run 3:
## uart_top
module uart_top #(
    parameter   OPERAND_WIDTH = 512,
    parameter   ADDER_WIDTH   = 128,
    parameter   NBYTES        = OPERAND_WIDTH / 8,  
    parameter   CLK_FREQ      = 125_000_000,
    parameter   BAUD_RATE     = 7_812_500    
  )  
  (
    input   wire   iClk, iRst,
    input   wire   iRx,
    output  wire   oTx
  );
==> flow/config.mk <==
export PLATFORM = sky130hd
export DESIGN_NAME = uart_top
export DESIGN_NICKNAME = uart_top
export VERILOG_FILES = /design/flow/design.v
export SDC_FILE = /design/flow/constraint.sdc
export NUM_CORES = 4
export LEC_CHECK = 0
export CAP_MARGIN = 0
export CORE_ASPECT_RATIO = 0.72
export CORE_MARGIN = 2
export CORE_UTILIZATION = 72
export CTS_CLUSTER_DIAMETER = 397
export CTS_CLUSTER_SIZE = 11
export HOLD_SLACK_MARGIN = 0.3
export PLACE_DENSITY = 0.41
export SLEW_MARGIN = 20
export TNS_END_PERCENT = 5
==> flow/constraint.sdc <==
create_clock -name core_clock -period 2.33 [get_ports {iClk}]
set_input_delay 0.4660 -clock core_clock [delete_from_list [all_inputs] [get_ports {iClk}]]
set_output_delay 0.4660 -clock core_clock [all_outputs]
set_load 0.01 [all_outputs]
run.sh (not shown) runs the stock make flow with config.mk's settings and CLKGATE_MAP_FILE=.
Status run 3: flow complete, layout not clean - negative setup slack
Setup changes, run 3 to run 1
Settings: changing CORE_ASPECT_RATIO from 0.72 to 1.38; changing SLEW_MARGIN from 20 to 25; changing CTS_CLUSTER_DIAMETER from 397 to 71.
### Flow results
- Total power consumption of the routed design for run 1: 0.83% down relative to run 3
- No crash in run 1: every stage finished, but the layout fails its final checks due to negative setup slack.
- As of run 1, non-clock buffer count had fallen by a few percent compared to run 3.
- Compared with run 3, in run 1 number of buffers created by CTS flat; logic depth of the worst register-to-register path went up; total non-filler cell area in the finished layout -about 0.7%.
- Run 3 → run 1: part of the total power dissipated in combinational logic saw little to no change; power per cell area saw little to no change; biggest fanout along the worst timing path saw a decrease.
- On largest net degree at the start of global routing: run 1 sits above run 3.

* * *

== JK ==
uart_top again, from the RTL that the note above started with.
Settings: LEC_CHECK=0, ABC_AREA=1, CAP_MARGIN=0, CORE_MARGIN=2, CORE_UTILIZATION=50, CTS_CLUSTER_SIZE=69, GPL_TIMING_DRIVEN=1, MAX_ROUTING_LAYER=met4, PLACE_DENSITY_LB_ADDON=0.23, SETUP_SLACK_MARGIN=0.52, SLEW_MARGIN=20; clock period 2.4 ns.
What the final checks of JK revealed, after a flow that finished every stage, was a layout that fails on negative setup slack.
Edits applied to the flow inputs when going from JK to MS:
# JK
export LEC_CHECK = 0
export ABC_AREA = 1
export CAP_MARGIN = 0
export CORE_MARGIN = 2
export CORE_UTILIZATION = 50
export CTS_CLUSTER_SIZE = 69
export GPL_TIMING_DRIVEN = 1
export MAX_ROUTING_LAYER = met4
export PLACE_DENSITY_LB_ADDON = 0.23
export SETUP_SLACK_MARGIN = 0.52
export SLEW_MARGIN = 20
create_clock -name core_clock -period 2.4 [get_ports {iClk}]
# MS
export LEC_CHECK = 0
export CAP_MARGIN = 20
export CORE_MARGIN = 2
export CORE_UTILIZATION = 68
export SETUP_SLACK_MARGIN = 1.14
export SLEW_MARGIN = 20
create_clock -name core_clock -period 4.02 [get_ports {iClk}]
==> comparison <==
- The final layout from MS, which completed every stage, passed the timing, design-rule and antenna checks at the end of the flow.
- MS vs JK, capture point of the critical path: MP_ADDER_INST.regResult[500] vs MP_ADDER_INST.regResult[508]
- Per the comparison of MS with JK, combinational group power shrank by 64%, count of buffers from port buffering held steady.
- Delta (MS minus JK): routed wire length on met3 shows an increase of about 4.4%, total number of cells along the worst setup path shows a reduction of 43, post-route cell area shows a reduction of 3300 um2, initial antenna violation count shows an increase of 28.
## Diff of input files: AL against MS
# MS
export LEC_CHECK = 0
export CAP_MARGIN = 20
export CORE_MARGIN = 2
export CORE_UTILIZATION = 68
export SETUP_SLACK_MARGIN = 1.14
export SLEW_MARGIN = 20
create_clock -name core_clock -period 4.02 [get_ports {iClk}]
# AL
export LEC_CHECK = 0
export CAP_MARGIN = 20
export CORE_MARGIN = 2
export CORE_UTILIZATION = 58
export SLEW_MARGIN = 20
create_clock -name core_clock -period 6.94 [get_ports {iClk}]
Findings:
- The flow did not stop early for AL: all stages ran, and the layout cleared the timing, design-rule and antenna checks.
- Between MS and AL, the synthesized-area fraction occupied by ao, oa, aoi and oai cells figures differ only marginally.
- Detailed-routed wire length on met2 of AL falls short of that of MS slightly.
- Taking MS as the reference, in AL mux contribution to synthesized area about even; worst setup slack rose 2.04 ns; combinational power fell about 47%.
- MP_ADDER_INST.regB_Q[43] as the launch point of the worst path was reported by AL, and MP_ADDER_INST.regB_Q[72] by MS.
- Compared with MS, AL shows count of inserted tapcells that has gone up by more than 10%.
- Sequential share of layout area: AL and MS compared, higher one is AL
- Compared to MS, AL has power 42% lower.
- AL -> MS: total detailed-routing wirelength flat
- Taking MS as the reference point, the fmax of AL falls by 19%.

* * *

## build 29
Starting RTL as in the previous note.
## uart_top
module uart_top #(
    parameter   OPERAND_WIDTH = 512,
    parameter   ADDER_WIDTH   = 128,
    parameter   NBYTES        = OPERAND_WIDTH / 8,  
    parameter   CLK_FREQ      = 125_000_000,
    parameter   BAUD_RATE     = 7_812_500    
  )  
  (
    input   wire   iClk, iRst,
    input   wire   iRx,
    output  wire   oTx
  );
  reg [NBYTES*8-1:0] rBuffer1, rBuffer2;
  wire [(NBYTES)*8:0] wBuffer3;
  reg [(NBYTES+1)*8-1:0] rBufferRes;
  localparam s_IDLE         = 3'b000;
  localparam s_WAIT_RX1     = 3'b001;
  localparam s_WAIT_RX2     = 3'b010;
  localparam s_ADDITION     = 3'b011;
  localparam s_TX           = 3'b100;
  localparam s_WAIT_TX      = 3'b101;
  localparam s_DONE         = 3'b110;
  localparam s_WAIT_ADD_SUB = 3'b111;
  reg [2:0]   rFSM;  
  reg         rTxStart;
  reg [7:0]   rTxByte;
  wire        wTxBusy;
  wire        wTxDone;
  wire [7:0] wRxByte;
  wire wRxDone;
  uart_tx #(  .CLK_FREQ(CLK_FREQ), .BAUD_RATE(BAUD_RATE) )
  UART_TX_INST
    (.iClk(iClk),
     .iRst(iRst),
     .iTxStart(rTxStart),
     .iTxByte(rTxByte),
     .oTxSerial(oTx),
     .oTxBusy(wTxBusy),
     .oTxDone(wTxDone)
     );
  uart_rx #( .CLK_FREQ(CLK_FREQ), .BAUD_RATE(BAUD_RATE) )
  UART_RX_INST
  (.iClk(iClk),
   .iRst(iRst),
   .iRxSerial(iRx),
   .oRxByte(wRxByte),
   .oRxDone(wRxDone)
   );
   reg r_StartAdd;
   wire w_DoneAdd;
   mp_adder #( .OPERAND_WIDTH(OPERAND_WIDTH), .ADDER_WIDTH(ADDER_WIDTH) ) MP_ADDER_INST
   (.iClk(iClk),
    .iRst(iRst),
    .iStart(r_StartAdd),
    .iCommand(r_add_sub[0]),
    .iOpA(rBuffer1),
    .iOpB(rBuffer2),
  ...
clock: 5.09 ns
lec_check: 0
cap_margin: 5
core_margin: 2
core_utilization: 40
cts_cluster_diameter: 157
gpl_timing_driven: 0
min_routing_layer: met1
place_density: 0.83
setup_slack_margin: 0.38
slew_margin: 20
Changes in build 56 relative to build 29:
Settings: CTS_CLUSTER_DIAMETER: 157 -> unset; MIN_ROUTING_LAYER: met1 -> unset; SETUP_SLACK_MARGIN: 0.38 -> unset; PLACE_DENSITY: 0.83 -> unset; CORE_UTILIZATION: 40 -> 72; GPL_TIMING_DRIVEN: 0 -> unset; CAP_MARGIN: 5 -> 20; the clock period (ns, I/O delays scaled along): 5.09 -> 4.06.
## What came out
The worst setup path endpoint comes out MP_ADDER_INST.regResult[509] in one run and MP_ADDER_INST.regResult[501] in the other, namely in build 29 and build 56 respectively. Area fraction of clock buffers and clock inverters delta (build 29 -> build 56): insignificant. Build 56 finished all stages; the layout is clean. No stage failed in build 29, and the final checks on the layout all came back clean. Going from build 29 to build 56, share of the final layout cell area in multi-input gates went up, clock-pin slew on the worst setup and hold paths did not really move. Build 56 vs build 29, final critical-path setup slack went down by 510 ps. Taking build 29 as the reference, in build 56 final instance count without filler cells went down by about 14%, overall die area has decreased.
Here is what was changed in the inputs of build 60 compared with build 56.
Settings: CORE_UTILIZATION changed from 72 to 40; the clock period (ns, I/O delays scaled along) changed from 4.06 to 8.0.
[summary]
Build 60: full flow OK, the timing, design-rule and antenna checks passed
For final hold slack, build 60 and build 56 come out practically identical.
Relative to build 56, the first-iteration DRC count measured on build 60 has decreased by more than a quarter.
Comparing build 60 and build 56, total global routing track utilization is lower on build 60.
Higher total power was reported by build 56, not build 60.
Per the comparison of build 60 with build 56, share of the cycle needed by the critical path after routing went down 45 points, total power density per cell area went down about 50%, largest driver fanout on the critical path went up 1, met3 usage went down 4.6 points, area of the core went up about 80%.
From build 56 to build 60, final routed DRC violation total did not move at all.
### build 60 -> build 75
Settings: putting TNS_END_PERCENT at 5 where nothing was set; swapping 20 for 35 in CAP_MARGIN; putting CTS_CLUSTER_DIAMETER at 42 where nothing was set; putting SETUP_SLACK_MARGIN at 1.3 where nothing was set; swapping 40 for 61 in CORE_UTILIZATION.
[summary]
Build 75: no failed stages, no open violations at the end
| proportion of power drawn by combinational gates | build 60 vs build 75 | ≈ equal |
In the tables for build 60 and build 75, number of antenna violations at the first check in global routing reads lower with build 75.
Compared to build 60, build 75 has met2 track utilization from global routing 20 points higher.
From build 60 to build 75 the numbers moved as follows: global-route wire length before repair has increased; register-to-register slack decreased 120 ps; worst path arrival time now larger.
Input changes introduced in build 4 (baseline for comparison: build 75):
Settings: a change of CAP_MARGIN from 35 to 20; a deleted CTS_CLUSTER_DIAMETER that had been 42; a change of SETUP_SLACK_MARGIN from 1.3 to -0.27; a change of CORE_UTILIZATION from 61 to 72; a deleted TNS_END_PERCENT that had been 5; a change of the clock period (ns, I/O delays scaled along) from 8.0 to 3.0.
--- outcome ---
The layout from build 4, despite a flow that completed every stage, fails the layout checks, with the failing checks listed as negative setup slack. Both conditions hold for build 75: the flow ran to the end and the final layout passed the timing, design-rule and antenna checks. Compared with build 75, build 4 is the more power-hungry design. Build 4 against build 75: area growth from synthesis to layout now sits higher; count of cells along the worst hold path went up 1; count of inserted antenna diode cells now larger; vias per cell +about 5.4%; die area shrank by about 15%. From build 75 to build 4 the numbers moved as follows: non-clock buffer count rose about 500%, design area shows an increase of 1.3%.
Power figures rest on the tool's default switching activity, not on a simulated workload.
